// top
module top(
    clk,
    rst_n,
    ifm0,
    ifm1,
    ifm2,
    ifm0_en,
    ifm1_en,
    ifm2_en,
    w0,
    w1,
    w2,
    w0_en,
    w1_en,
    w2_en,
    obf0_rd_en,
    obf1_rd_en,
    obf2_rd_en,
    obf0_empty,
    obf1_empty,
    obf2_empty,
    obf0_full,
    obf1_full,
    obf2_full,
    obf0_err,
    obf1_err,
    obf2_err,
    obf0_out,
    obf1_out,
    obf2_out
);
export LEC_CHECK = 0
export ABC_AREA = 0
export CAP_MARGIN = 20
export CELL_PAD_IN_SITES_DETAIL_PLACEMENT = 0
export CORE_MARGIN = 2
export CORE_UTILIZATION = 72
export CTS_CLUSTER_SIZE = 69
export HOLD_SLACK_MARGIN = 0.07
export PLACE_DENSITY = 0.79
export SETUP_SLACK_MARGIN = -0.19
export SLEW_MARGIN = 20
export TNS_END_PERCENT = 100
create_clock -name core_clock -period 3.6 [get_ports {clk}]
run.sh (not shown) runs the stock make flow with config.mk's settings and CLKGATE_MAP_FILE=.
The first run completed and failed the layout checks on setup timing.
==> next run, changes <==
--- a/flow/config.mk
+++ b/flow/config.mk
@@ -8,3 +8,3 @@
 export ABC_AREA = 0
-export CAP_MARGIN = 20
+export CAP_MARGIN = 10
 export CELL_PAD_IN_SITES_DETAIL_PLACEMENT = 0
@@ -14,5 +14,4 @@
 export HOLD_SLACK_MARGIN = 0.07
-export PLACE_DENSITY = 0.79
-export SETUP_SLACK_MARGIN = -0.19
+export SETUP_SLACK_MARGIN = 0.26
 export SLEW_MARGIN = 20
-export TNS_END_PERCENT = 100
+export TNS_END_PERCENT = 90
==> flow/constraint.sdc (replaced) <==
create_clock -name core_clock -period 4.08 [get_ports {clk}]
set_input_delay 0.8160 -clock core_clock [delete_from_list [all_inputs] [get_ports {clk}]]
set_output_delay 0.8160 -clock core_clock [all_outputs]
set_load 0.01 [all_outputs]
=>
- The new run finished but failed the layout checks on setup timing
- sequential power falls by roughly a tenth
- power came out lower by about a fifth
- final cell count shrinks by a few percent
- area after synthesis is unchanged
- worst setup slack gains 0.78 ns

* * *

run 1:
Starting RTL as in the previous note.
// top
module top(
    clk,
    rst_n,
    ifm0,
    ifm1,
    ifm2,
    ifm0_en,
    ifm1_en,
    ifm2_en,
    w0,
    w1,
    w2,
    w0_en,
    w1_en,
    w2_en,
    obf0_rd_en,
    obf1_rd_en,
    obf2_rd_en,
    obf0_empty,
    obf1_empty,
    obf2_empty,
    obf0_full,
    obf1_full,
    obf2_full,
    obf0_err,
    obf1_err,
    obf2_err,
    obf0_out,
    obf1_out,
    obf2_out
);
export LEC_CHECK = 0
export ABC_AREA = 0
export CAP_MARGIN = 20
export CELL_PAD_IN_SITES_GLOBAL_PLACEMENT = 3
export CORE_MARGIN = 2
export CORE_UTILIZATION = 17
export CTS_CLUSTER_DIAMETER = 252
export MIN_ROUTING_LAYER = met1
export PLACE_DENSITY = 0.65
export SETUP_SLACK_MARGIN = -0.5
export SLEW_MARGIN = 20
create_clock -name core_clock -period 8.24 [get_ports {clk}]
### run 1 -> run 2
- changing ABC_AREA from 0 to 1
- setting GPL_TIMING_DRIVEN to 0 for the first time
- removing SETUP_SLACK_MARGIN (formerly -0.5)
- setting GPL_ROUTABILITY_DRIVEN to 0 for the first time
- changing CTS_CLUSTER_DIAMETER from 252 to 56
- removing CELL_PAD_IN_SITES_GLOBAL_PLACEMENT (formerly 3)
- removing MIN_ROUTING_LAYER (formerly met1)
- setting TNS_END_PERCENT to 80 for the first time
- setting MAX_ROUTING_LAYER to met4 for the first time
- changing PLACE_DENSITY from 0.65 to 0.6
- changing CORE_UTILIZATION from 17 to 47
- changing the clock period (ns, I/O delays scaled along) from 8.24 to 5.0
Notes after the runs:
- Of the two candidates, run 1 has the better smallest setup slack after layout and run 2 the worse one.
- Relative to run 1, power density over the cells increased by 86% in run 2.
- The final period utilization in run 2 was higher than what run 1 gave.
- Number of clock buffer instances in the layout was lower in run 1 than in run 2.
- Compared with run 1, run 2 degrades final area.
- Non-clock buffer instance count of the final layout on run 2 is up relative to run 1.
- [run 2] routed wire length fell 13% relative to run 1
### run 2 -> run 3
- TNS_END_PERCENT now 20, was 80
- HOLD_SLACK_MARGIN now 0.07, previously not set
- CTS_CLUSTER_DIAMETER no longer set, was 56
- CTS_CLUSTER_SIZE now 69, previously not set
- CELL_PAD_IN_SITES_DETAIL_PLACEMENT now 0, previously not set
- PLACE_DENSITY no longer set, was 0.6
- CORE_UTILIZATION now 57, was 47
- SETUP_SLACK_MARGIN now 0.26, previously not set
- GPL_ROUTABILITY_DRIVEN no longer set, was 0
- GPL_TIMING_DRIVEN no longer set, was 0
- MAX_ROUTING_LAYER no longer set, was met4
- the clock period (ns, I/O delays scaled along) now 2.88, was 5.0
==> comparison <==
What the final checks of run 3 revealed, after a flow that finished every stage, was a layout that fails on setup timing.
Non-clock buffer contribution to total cell area: run 3 > run 2
Run 3 can be clocked faster than run 2.
| met2 track demand over resource | higher: run 3 |
Comparing run 3 and run 2, the higher net switching power was measured on run 3.
Run 3 vs. run 2: power in the clock group rose 61%, share of power burned in the clock network decreased 5.7 points, net count reported at finish increased by about 3.5% relative to the old numbers, global-route usage went up.
In run 3, routed wire length is higher than in run 2.
Min power density relative to cell area across run 3 and run 2: run 2
What run 4 does differently from run 3 at the input level:
- SETUP_SLACK_MARGIN removed (was 0.26)
- PLACE_DENSITY newly set to 0.72
- HOLD_SLACK_MARGIN changed from 0.07 to 0.23
- SLEW_MARGIN changed from 20 to 30
- TNS_END_PERCENT changed from 20 to 90
- MIN_ROUTING_LAYER newly set to met2
- ABC_AREA removed (was 1)
- CORE_UTILIZATION changed from 57 to 63
- CTS_CLUSTER_SIZE changed from 69 to 38
- CELL_PAD_IN_SITES_GLOBAL_PLACEMENT newly set to 3
- CELL_PAD_IN_SITES_DETAIL_PLACEMENT removed (was 0)
- GPL_ROUTABILITY_DRIVEN newly set to 0
- the clock period (ns, I/O delays scaled along) changed from 2.88 to 5.0
Findings:
Between run 4 and run 3, the difference in fraction of synthesis flops using an asynchronous set or reset pin is negligible.
Effective utilization at floorplan was lower in the run labelled run 3.
Run 3 -> run 4: die width decreased by a little under 10%
In run 4, synthesized cell count is lower than in run 3.
Summary of run 4 over run 3: die span in y shows a reduction of 7.9%, floorplan die area went down 15%, sequential element share of the synthesized area shows an increase of 2.8 points, total number of placement rows now sits lower, synthesized-area fraction occupied by and/or/nand/nor cells fell 8.8 points.
Run 4 did not finish; a tool error ended it in global placement without I/O (3_1_place_gp_skip_io).
NOTE summed standard-cell area reported by yosys run 3->run 4 decreased by a few percent
Power is estimated from default activity; no workload was simulated.
